== alpha ==
// mips_single_cycle
module mips_single_cycle 
(rst, clk, inst_adr, inst, data_adr, data_in,
 data_out, mem_read, mem_write);
make LEC_CHECK=0 CAP_MARGIN=20 CORE_MARGIN=2 CORE_UTILIZATION=45 SLEW_MARGIN=20 finish   # period 10.8 ns
run.sh (not shown) runs the stock make flow with config.mk's settings and CLKGATE_MAP_FILE=.
alpha: flow completed, timing, DRC and antenna clean
The inputs of beta differ from those of alpha as listed below.
# alpha
export LEC_CHECK = 0
export CAP_MARGIN = 20
export CORE_MARGIN = 2
export CORE_UTILIZATION = 45
export SLEW_MARGIN = 20
create_clock -name core_clock -period 10.8 [get_ports {clk}]
# beta
export LEC_CHECK = 0
export ABC_AREA = 1
export CAP_MARGIN = 20
export CORE_MARGIN = 2
export CORE_UTILIZATION = 70
export SLEW_MARGIN = 20
create_clock -name core_clock -period 6.18 [get_ports {clk}]
Notes after the runs:
Die area | beta < alpha
NOTE synthesized area alpha->beta increased by a few percent
Between alpha and beta, instance area at placement is lower for alpha, beta comes in above that.
alpha completed; timing, DRC and antenna clean
For beta, the flow was terminated by a tool error in 5_1_grt and produced no final design.
Min cell count in the Yosys report across alpha and beta: alpha
Summary of beta over alpha: final estimated routing congestion in global placement grew by 0.052, effective utilization at floorplan went up.
Modified inputs, gamma compared to beta
# beta
export LEC_CHECK = 0
export ABC_AREA = 1
export CAP_MARGIN = 20
export CORE_MARGIN = 2
export CORE_UTILIZATION = 70
export SLEW_MARGIN = 20
create_clock -name core_clock -period 6.18 [get_ports {clk}]
# gamma
export LEC_CHECK = 0
export CAP_MARGIN = 20
export CORE_MARGIN = 2
export CORE_UTILIZATION = 65
export SLEW_MARGIN = 20
create_clock -name core_clock -period 8.95 [get_ports {clk}]
### Flow results
Ran to the end and failed final checks on negative setup slack: gamma. Flow for beta halted at 5_1_grt, error code GRT-0232. Area fraction in and, or, nand and nor cells: gamma < beta. Summary: with beta as the reference, number of instances in the synthesized netlist in gamma moved down by more than a quarter. Per the comparison of gamma with beta, fraction of the mapped netlist area in compound gates fell 11 points; detailed-placement wirelength estimate fell about 15%; vertical die size rose about 0.9%; setup slack after placement fell 0.27 ns; placed standard-cell area fell 4700 µm². Side by side, cell resize tally after clock tree synthesis turned out lower in gamma than in beta. Compared gamma vs beta, and total cell area reported by yosys after synthesis is down in gamma. Compared with beta, gamma shows a higher sequential cell area fraction in the yosys report.

Setup of run 1:
Starting RTL as in the previous note.
clock: 5.99 ns
lec_check: 0
cap_margin: 20
core_margin: 2
core_utilization: 66
max_routing_layer: met4
setup_slack_margin: -0.45
slew_margin: 20
Run 1 did not finish; the tool stopped in global routing (5_1_grt) with error GRT-0232.
diff inputs: run 1 => run 2
- SETUP_SLACK_MARGIN: -0.45 -> unset
- MAX_ROUTING_LAYER: met4 -> unset
- CORE_UTILIZATION: 66 -> 40
- the clock period (ns, I/O delays scaled along): 5.99 -> 10.8
==> results <==
- For number of primary I/O pins, run 1 and run 2 come out practically identical.
- Taking run 1 as the reference point, the number of clock buffers inserted by TritonCTS of run 2 rises by 11.
- When the final numbers for run 1 and run 2 were put side by side, the number of cells after detailed placement turned out to be smaller in run 1.
- Both conditions hold for run 2: the flow ran to the end and the final layout passed the timing, DRC and antenna checks.
- Taking run 1 as the reference, in run 2 worst setup slack before clock tree synthesis moved up; number of cells in the yosys synthesis report was more or less identical.
- Run 2 ends up with a cell row count that is 32 higher than in run 1.
- Height of the chip: lower on run 1
- Compared with run 1, in run 2 cell area after placement has decreased; cell resize tally after clock tree synthesis went down 405; area of the die now larger; number of buffers inserted to repair setup after CTS has decreased.
#### Input delta (run 3 over run 2)
- setting PLACE_DENSITY to 0.42 for the first time
- setting CTS_CLUSTER_DIAMETER to 347 for the first time
- changing CORE_UTILIZATION from 40 to 72
- setting TNS_END_PERCENT to 40 for the first time
- setting SETUP_SLACK_MARGIN to 1.39 for the first time
- setting CTS_CLUSTER_SIZE to 10 for the first time
- changing the clock period (ns, I/O delays scaled along) from 10.8 to 5.71
[summary]
Run 3: it failed during global routing (5_1_grt), and the tool reported GRT-0116. Run 3 vs run 2 — area of the core dropped by more than a quarter. From run 2 to run 3, area fraction in mux cells did not move at all. Run 2 has lower placed standard-cell area than run 3. Looking at run 3 and run 2, the chip area estimate from yosys synthesis is a wash. Run 3 vs run 2, placement-stage worst setup slack went down by 2480 ps. Run 3 vs. run 2: total die size decreased by 44% relative to the old numbers; final estimated routing congestion in global placement increased by about 10% relative to the old numbers; unique cell type count in the Yosys netlist closely matched the old numbers; number of cells in the design after placement decreased by 246 relative to the old numbers; fraction of synthesis flops using an asynchronous set or reset pin closely matched the old numbers.
For run 4, these inputs were changed with respect to run 3:
- SETUP_SLACK_MARGIN removed (was 1.39)
- CTS_CLUSTER_DIAMETER removed (was 347)
- CTS_CLUSTER_SIZE removed (was 10)
- CORE_UTILIZATION changed from 72 to 40
- PLACE_DENSITY removed (was 0.42)
- TNS_END_PERCENT removed (was 40)
- the clock period (ns, I/O delays scaled along) changed from 5.71 to 11.0
--- outcome ---
Summary of run 3 and run 4: one run falls short of a clean finish, namely run 3. The flow ended early for run 3: it failed with a tool error in global routing (5_1_grt). Compared to run 3, run 4 has worst setup slack before clock tree synthesis 2540 ps higher. Compared run 4 vs run 3, and half-perimeter wire length of the detailed placement result is down in run 4. Changes observed in run 4 relative to run 3: number of setup buffers added after CTS now smaller; last weighted congestion value of the routability-driven placer saw a decrease; die width rose by about 34%. Note that the core region area recorded for run 4 amounts to 1.8 times the value seen in run 3.
Edits applied to the flow inputs when going from run 4 to run 5:
- SETUP_SLACK_MARGIN: unset -> -0.43
- MAX_ROUTING_LAYER: unset -> met4
- CORE_UTILIZATION: 40 -> 61
- the clock period (ns, I/O delays scaled along): 11.0 -> 5.99
[summary]
Run 5 finished all stages; layout check result: FAIL, due to negative setup slack.
Looking at leakage power total, run 5 sits about 20% higher than run 4 does.
Run 4 → run 5: design area rose about 14%, half-perimeter wire length of the detailed placement result increased by 13% relative to the old numbers, post-synthesis to final-layout area growth increased 15 points, worst setup margin fell 1890 ps.
[run 5] floorplan-stage core utilization rose 21 points relative to run 4
Taking run 4 as the reference, in run 5 part of the power in combinational logic increased 8.5 points; utilization rose by 34 points; die width decreased by 75 um relative to the old numbers.
Relative to run 5, the following input files were edited for run 6:
- HOLD_SLACK_MARGIN: unset -> -0.09
- CORE_UTILIZATION: 61 -> 71
- CTS_CLUSTER_DIAMETER: unset -> 86
- SLEW_MARGIN: 20 -> 10
- CTS_CLUSTER_SIZE: unset -> 37
- CORE_ASPECT_RATIO: unset -> 0.73
- PLACE_DENSITY_LB_ADDON: unset -> 0.02
- CELL_PAD_IN_SITES_GLOBAL_PLACEMENT: unset -> 0
- TNS_END_PERCENT: unset -> 5
- SETUP_SLACK_MARGIN: -0.43 -> 0.92
- GPL_ROUTABILITY_DRIVEN: unset -> 1
- ABC_AREA: unset -> 0
[summary]
On run 6: area of placed instances is 1.4% lower than what run 5 gave. Diff run 5 -> run 6 | count of placed standard cells including taps | decrease of 252. Measured against run 5, the die size of run 6 comes out at 0.861 times the reference value. Run 6 is listed as incomplete: the tool reported an error in global routing (5_1_grt) and the run ended there. Floorplan-stage core utilization delta for run 6 relative to run 5: 9.9 points higher. Sort run 5 and run 6 by number of H-tree levels asc -> top: run 6. Re fraction of the mapped netlist area in simple logic gates: no difference whatsoever between run 5 and run 6. HPWL after detailed placement: run 6 > run 5.

Starting RTL as in the previous note.
Settings: LEC_CHECK=0, CAP_MARGIN=20, CELL_PAD_IN_SITES_DETAIL_PLACEMENT=1, CORE_ASPECT_RATIO=1.15, CORE_MARGIN=9, CORE_UTILIZATION=33, GPL_ROUTABILITY_DRIVEN=1, MIN_ROUTING_LAYER=met2, SETUP_SLACK_MARGIN=0.47, SLEW_MARGIN=25, TNS_END_PERCENT=30; clock period 13.7 ns.
==> next run, changes <==
Settings changed: CELL_PAD_IN_SITES_DETAIL_PLACEMENT 1 to not set, CORE_ASPECT_RATIO 1.15 to not set, CORE_MARGIN 9 to 2, CORE_UTILIZATION 33 to 58, GPL_ROUTABILITY_DRIVEN 1 to not set, MIN_ROUTING_LAYER met2 to not set, SETUP_SLACK_MARGIN 0.47 to 1.38, SLEW_MARGIN 25 to 20, TNS_END_PERCENT 30 to not set.
Clock period 13.7 ns to 5.99 ns, I/O delays scaled along.
Outcome: The new run ran to the end with violations: negative setup slack. Die size came out lower by about 46%. Non-clock buffer count came out higher by 867. Clock-buffer cell count climbs by 1. Synthesized area is unchanged.
==> next run, changes <==
Settings changed: CORE_UTILIZATION 58 to 66, CTS_CLUSTER_SIZE set to 38, HOLD_SLACK_MARGIN set to 0.29, MAX_ROUTING_LAYER set to met4, SETUP_SLACK_MARGIN 1.38 to 2.05.
Clock period 5.99 ns to 8.79 ns, I/O delays scaled along.
Result: The changed run finished clean; via count increases by 5.4%; design area shrinks by 6.5%; global-route usage rises by 10 points; worst hold slack loses 59 ps; die size fell by about 12%; combinational power goes down by 40%; utilization rose by 5.4 points.
==> next run, changes <==
Settings changed: CTS_CLUSTER_SIZE 38 to not set, HOLD_SLACK_MARGIN 0.29 to not set, SETUP_SLACK_MARGIN 2.05 to -0.39.
Clock period 8.79 ns to 5.99 ns, I/O delays scaled along.
This time the run never finished: it broke off in global routing (5_1_grt).
Synthesized area is unchanged.
Die area is unchanged.
Synthesized cell count is unchanged.

Starting RTL as in the previous note.
clock: 5.61 ns
lec_check: 0
cap_margin: 0
core_aspect_ratio: 1.45
core_margin: 2
core_utilization: 72
cts_cluster_diameter: 347
cts_cluster_size: 10
hold_slack_margin: 0.28
place_density: 0.42
setup_slack_margin: 1.39
slew_margin: 20
tns_end_percent: 40
The baseline stopped in global routing.
==> next run, changes <==
==> flow/config.mk (replaced) <==
export PLATFORM = sky130hd
export DESIGN_NAME = mips_single_cycle
export DESIGN_NICKNAME = mips_single_cycle
export VERILOG_FILES = /design/flow/design.v
export SDC_FILE = /design/flow/constraint.sdc
export NUM_CORES = 4
export LEC_CHECK = 0
export CAP_MARGIN = 20
export CORE_MARGIN = 2
export CORE_UTILIZATION = 61
export MAX_ROUTING_LAYER = met4
export SETUP_SLACK_MARGIN = 1.57
export SLEW_MARGIN = 20
==> flow/constraint.sdc (replaced) <==
create_clock -name core_clock -period 5.99 [get_ports {clk}]
set_input_delay 1.1980 -clock core_clock [delete_from_list [all_inputs] [get_ports {clk}]]
set_output_delay 1.1980 -clock core_clock [all_outputs]
set_load 0.01 [all_outputs]
This time the run completed, yet does not pass: negative setup slack.
Die area rises by 18%.
Area after synthesis stays the same.
Synthesized cell count does not change.
==> next run, changes <==
--- a/flow/config.mk
+++ b/flow/config.mk
@@ -9,5 +9,5 @@
 export CORE_MARGIN = 2
-export CORE_UTILIZATION = 61
+export CORE_UTILIZATION = 66
 export MAX_ROUTING_LAYER = met4
-export SETUP_SLACK_MARGIN = 1.57
+export SETUP_SLACK_MARGIN = 1.07
 export SLEW_MARGIN = 20
==> flow/constraint.sdc (replaced) <==
create_clock -name core_clock -period 7.32 [get_ports {clk}]
set_input_delay 1.4640 -clock core_clock [delete_from_list [all_inputs] [get_ports {clk}]]
set_output_delay 1.4640 -clock core_clock [all_outputs]
set_load 0.01 [all_outputs]
Effect:
- The changed run ended with an error in global routing on GRT-0232
- area after synthesis stays the same
- synthesized cell count does not change
- die area is lower by 7.5%
==> next run, changes <==
--- a/flow/config.mk
+++ b/flow/config.mk
@@ -9,5 +9,7 @@
 export CORE_MARGIN = 2
-export CORE_UTILIZATION = 66
-export MAX_ROUTING_LAYER = met4
-export SETUP_SLACK_MARGIN = 1.07
+export CORE_UTILIZATION = 71
+export CTS_CLUSTER_DIAMETER = 364
+export CTS_CLUSTER_SIZE = 100
+export PLACE_DENSITY = 0.39
 export SLEW_MARGIN = 20
+export TNS_END_PERCENT = 5
==> flow/constraint.sdc (replaced) <==
create_clock -name core_clock -period 6.03 [get_ports {clk}]
set_input_delay 1.2060 -clock core_clock [delete_from_list [all_inputs] [get_ports {clk}]]
set_output_delay 1.2060 -clock core_clock [all_outputs]
set_load 0.01 [all_outputs]
The changed run aborted during global routing with ODB-0269.
Die size decreases by a few percent.
Synthesized cell count is unchanged.
Area after synthesis is unchanged.

Starting RTL as in the previous note.
clock: 11.0 ns
lec_check: 0
cap_margin: 25
cell_pad_in_sites_detail_placement: 1
core_margin: 2
core_utilization: 62
gpl_routability_driven: 0
max_routing_layer: met4
place_density_lb_addon: 0.28
slew_margin: 20
The baseline died in global routing.
Rerun with:
Settings changed: CAP_MARGIN 25 to 20, CELL_PAD_IN_SITES_DETAIL_PLACEMENT 1 to unset, CORE_UTILIZATION 62 to 60, CTS_CLUSTER_SIZE set to 61, GPL_ROUTABILITY_DRIVEN 0 to unset, HOLD_SLACK_MARGIN set to 0.3, MAX_ROUTING_LAYER met4 to unset, PLACE_DENSITY_LB_ADDON 0.28 to unset, SETUP_SLACK_MARGIN set to 1.38.
Clock period 11.0 ns to 5.99 ns, I/O delays scaled along.
What happened: The new run ran to the end with violations: setup timing; area after synthesis stays the same; die area is higher by 3.3%; synthesized cell count does not change.
Power and IR drop assume default switching activity.
